Design ARM_SingleCycle_CPU, start of the top module:
module ARM_SingleCycle_CPU
	#(parameter	BusWidth	= 32)
	(input logic		i_CLK, i_RESET,
	input logic[(BusWidth - 1):0]	i_Instr,
	output logic[(BusWidth - 1):0]	o_PC,
	output logic[(BusWidth - 1):0]	o_Data_Address,
	output logic					o_Mem_Write,
	output logic[(BusWidth - 1):0]	o_Write_Data,
	input logic[(BusWidth - 1):0]	i_Read_Data);
For scale: about 520 flip-flops, ~36000 sq um of cells after synthesis.
clock: 8.97 ns
lec_check: 0
abc_area: 1
cap_margin: 20
cell_pad_in_sites_detail_placement: 2
cell_pad_in_sites_global_placement: 1
core_aspect_ratio: 1.24
core_margin: 2
core_utilization: 67
cts_cluster_size: 15
gpl_routability_driven: 0
gpl_timing_driven: 1
hold_slack_margin: 0.21
place_density: 0.48
setup_slack_margin: 2.61
slew_margin: 5
tns_end_percent: 90
run.sh (not shown) runs the stock make flow with config.mk's settings and CLKGATE_MAP_FILE=.
The first run ended with an error in global placement without I/O (3_1_place_gp_skip_io).
Rerun with:
- CELL_PAD_IN_SITES_DETAIL_PLACEMENT: 2 -> unset
- CELL_PAD_IN_SITES_GLOBAL_PLACEMENT: 1 -> unset
- CORE_ASPECT_RATIO: 1.24 -> unset
- CORE_UTILIZATION: 67 -> 28
- CTS_CLUSTER_SIZE: 15 -> 61
- GPL_ROUTABILITY_DRIVEN: 0 -> unset
- HOLD_SLACK_MARGIN: 0.21 -> unset
- MIN_ROUTING_LAYER: unset -> met2
- PLACE_DENSITY: 0.48 -> 0.47
- SETUP_SLACK_MARGIN: 2.61 -> 1.55
- SLEW_MARGIN: 5 -> 40
- TNS_END_PERCENT: 90 -> unset
- clock period: 8.97 -> 8.49 ns (I/O delays scaled with it)
The new run completed, yet does not pass: setup timing.
Die area climbs by 140%.
Synthesized area is unchanged.
Synthesized cell count is unchanged.
Rerun with:
- CORE_UTILIZATION: 28 -> 57
- CTS_CLUSTER_SIZE: 61 -> 75
- GPL_TIMING_DRIVEN: 1 -> unset
- MIN_ROUTING_LAYER: met2 -> unset
- PLACE_DENSITY: 0.47 -> unset
- PLACE_DENSITY_LB_ADDON: unset -> 0.12
- SETUP_SLACK_MARGIN: 1.55 -> unset
- SLEW_MARGIN: 40 -> 20
- clock period: 8.49 -> 7.49 ns (I/O delays scaled with it)
After rerunning: The changed run reached the layout checks and failed them: setup timing; core utilization came out higher by 35 points; synthesized area does not change; first-iteration DRC count came out lower by well over a third; cell count came out lower by roughly a tenth; setup slack improves by 0.026 ns; sequential cell count stays the same; routed wire length came out lower by a quarter to a third; register-to-register slack degrades by 0.41 ns; power came out lower slightly; via count came out lower by a quarter to a third.
Rerun with:
- ABC_AREA: 1 -> unset
- CTS_CLUSTER_SIZE: 75 -> unset
- PLACE_DENSITY_LB_ADDON: 0.12 -> unset
The new run ran to the end with violations: setup timing.
Clock power goes down by 7.3%.
Design area goes down by 5.8%.
Global-route usage fell by 1.7 points.
Combinational power falls by 27%.
Rerun with:
- CELL_PAD_IN_SITES_DETAIL_PLACEMENT: unset -> 2
- CORE_UTILIZATION: 57 -> 56
- CTS_CLUSTER_DIAMETER: unset -> 70
- CTS_CLUSTER_SIZE: unset -> 39
- MAX_ROUTING_LAYER: unset -> met4
- PLACE_DENSITY_LB_ADDON: unset -> 0.23
- SLEW_MARGIN: 20 -> 30
- TNS_END_PERCENT: unset -> 75
- clock period: 7.49 -> 17.7 ns (I/O delays scaled with it)
Effect:
- The new run ended with an error in detailed placement (3_5_place_dp) with DPL-0033
- area after synthesis does not change
- synthesized cell count is unchanged
- die size goes up by 1.8%
Rerun with:
- ABC_AREA: unset -> 1
- CELL_PAD_IN_SITES_DETAIL_PLACEMENT: 2 -> unset
- CORE_ASPECT_RATIO: unset -> 1.19
- CORE_UTILIZATION: 56 -> 69
- CTS_CLUSTER_DIAMETER: 70 -> 242
- CTS_CLUSTER_SIZE: 39 -> 95
- MAX_ROUTING_LAYER: met4 -> unset
- PLACE_DENSITY: unset -> 0.43
- PLACE_DENSITY_LB_ADDON: 0.23 -> unset
- SETUP_SLACK_MARGIN: unset -> 0.97
- SLEW_MARGIN: 30 -> 20
- TNS_END_PERCENT: 75 -> 10
- clock period: 17.7 -> 8.21 ns (I/O delays scaled with it)
Result: The new run never finished: it broke off in global routing (5_1_grt). Area after synthesis climbs by 11%. Die size came out lower by 9.4%. Synthesized cell count went up by 40%.

========
== tundra ==
ARM_SingleCycle_CPU again, from the RTL that the note above started with.
make LEC_CHECK=0 ABC_AREA=0 CAP_MARGIN=15 CELL_PAD_IN_SITES_GLOBAL_PLACEMENT=1 CORE_ASPECT_RATIO=0.88 CORE_MARGIN=2 CORE_UTILIZATION=58 CTS_CLUSTER_SIZE=57 GPL_ROUTABILITY_DRIVEN=1 GPL_TIMING_DRIVEN=1 HOLD_SLACK_MARGIN=-0.07 SETUP_SLACK_MARGIN=1.94 SLEW_MARGIN=5 finish   # period 7.49 ns
For tundra, the flow was terminated by a tool error in 5_1_grt and produced no final design.
Changes in delta relative to tundra:
Settings: SLEW_MARGIN changed from 5 to 20; PLACE_DENSITY_LB_ADDON newly set to 0.2; CTS_CLUSTER_SIZE changed from 57 to 73; CORE_UTILIZATION changed from 58 to 51; CORE_ASPECT_RATIO changed from 0.88 to 1.12; SETUP_SLACK_MARGIN removed (was 1.94); the clock period (ns, I/O delays scaled along) changed from 7.49 to 8.15.
Notes after the runs:
Looking at number of placed instances with taps included, delta sits about 2% higher than tundra does. Relative to tundra, total cell area at the placement stage decreased by 580 um^2 in delta. tundra did not finish; the tool stopped in 5_1_grt with error GRT-0232. To summarise delta: no stage aborted, but the layout did not pass its checks, failing on negative setup slack. Status: post-synthesis cell count from yosys parity (delta, tundra). As of delta, total die size had risen by more than 10% compared to tundra. Reported for delta and tundra, cell count after synthesis turned out identical to the last digit.
Edits applied to the flow inputs when going from delta to garnet:
Settings: swapping 1 for 0 in GPL_ROUTABILITY_DRIVEN; putting SETUP_SLACK_MARGIN at 1.0 where nothing was set; swapping 1.12 for 0.65 in CORE_ASPECT_RATIO; swapping 51 for 59 in CORE_UTILIZATION; swapping 8.15 for 4.14 in the clock period (ns, I/O delays scaled along).
==> comparison <==
garnet terminated abnormally: 5_1_grt reported GRT-0116. Comparing garnet against delta, there is no change at all in xor-xnor portion of the synthesized cell area. Measured against garnet, the vertical die size of delta comes out at 1.4 times the reference value. Re synthesized area: no difference whatsoever between garnet and delta. garnet vs delta on area of the core region: garnet is the lower one. Taking delta as the reference, in garnet floorplan utilization went up by 8.6 points; synthesized cell count barely changed; die area decreased 13%; share of cell area taken by muxes after synthesis closely matched the old numbers. In garnet, the cell count after placement came out about 2.7% above the value in delta. garnet: placement-stage worst setup slack is 2.16 ns lower than what delta reported.
Modified inputs, amber compared to garnet
Settings: CORE_ASPECT_RATIO now 0.88, was 0.65; CTS_CLUSTER_SIZE now 57, was 73; ABC_AREA now 1, was 0; PLACE_DENSITY_LB_ADDON no longer set, was 0.2; SLEW_MARGIN now 5, was 20; SETUP_SLACK_MARGIN now 1.94, was 1.0; GPL_ROUTABILITY_DRIVEN now 1, was 0; CORE_UTILIZATION now 58, was 59; the clock period (ns, I/O delays scaled along) now 7.49, was 4.14.
==> results <==
| amber | all stages done | FAIL | negative setup slack |. The cell row count of amber exceeds that of garnet by 25%. Against garnet, amber reports a synthesized area that is higher. Against garnet as the reference, amber delivers a higher chip area line of the yosys report. [compare] base=garnet new=amber: proportion of synthesized chip area in sequential cells went down by 4.1 points, simple-gate share of the synthesized area increased by 13 points relative to the old numbers, vertical extent of the die climbed about 23%. garnet has lower chip area than amber.
## Diff of input files: xenon against amber
Settings: CTS_CLUSTER_SIZE: 57 -> 73; CORE_UTILIZATION: 58 -> 61; SLEW_MARGIN: 5 -> 20; SETUP_SLACK_MARGIN: 1.94 -> 1.0; GPL_ROUTABILITY_DRIVEN: 1 -> 0; ABC_AREA: 1 -> 0; CORE_ASPECT_RATIO: 0.88 -> 0.65; PLACE_DENSITY_LB_ADDON: unset -> 0.01; the clock period (ns, I/O delays scaled along): 7.49 -> 3.42.
Findings:
- On synthesized cell count: xenon sits below amber.
- Between xenon and amber, the number of setup buffers added after CTS is lower for amber.
- Relative to amber, the number of gates given a new drive strength after cts measured on xenon has increased by more than 10%.
- Looking at largest family of logic cells by area, the AND-OR/OR-AND gates result is from xenon; the simple AND/OR/NAND/NOR gates one comes from amber.
- Stage in which a tool error killed xenon: 5_1_grt.
- Core region area on xenon is down relative to amber.
- Compared xenon vs amber, and post-synthesis cell type count is up in xenon.
- Compared to amber, xenon has die size 14% lower.
- Looking at synthesized-area fraction occupied by xor and xnor cells, xenon sits 1.3 points higher than amber does.
- xenon vs. amber: die height now smaller; post-synth net total now smaller.
Input-level comparison between pepper and xenon:
Settings: CORE_ASPECT_RATIO: 0.65 -> unset; CORE_UTILIZATION: 61 -> 56; CAP_MARGIN: 15 -> 20; CELL_PAD_IN_SITES_GLOBAL_PLACEMENT: 1 -> unset; ABC_AREA: 0 -> unset; PLACE_DENSITY_LB_ADDON: 0.01 -> unset; CTS_CLUSTER_SIZE: 73 -> unset; GPL_ROUTABILITY_DRIVEN: 0 -> unset; HOLD_SLACK_MARGIN: -0.07 -> unset; SETUP_SLACK_MARGIN: 1.0 -> unset; GPL_TIMING_DRIVEN: 1 -> unset; the clock period (ns, I/O delays scaled along): 3.42 -> 7.54.
==> comparison <==
[pepper] flow finished | final checks: failed | reasons: negative setup slack
Horizontal die size: higher on xenon
Number of placement rows is lower on xenon
From xenon to pepper, synthesized cell count did not move at all.
[diff] area of the die, pepper relative to xenon: regression
Compared with xenon, in pepper placement-stage worst setup slack rose 2.18 ns; clock buffer count from CTS rose about 16%; post-CTS setup-driven buffer insertion count fell 144.
No activity file was given, so power comes from the tool's default toggle rates.
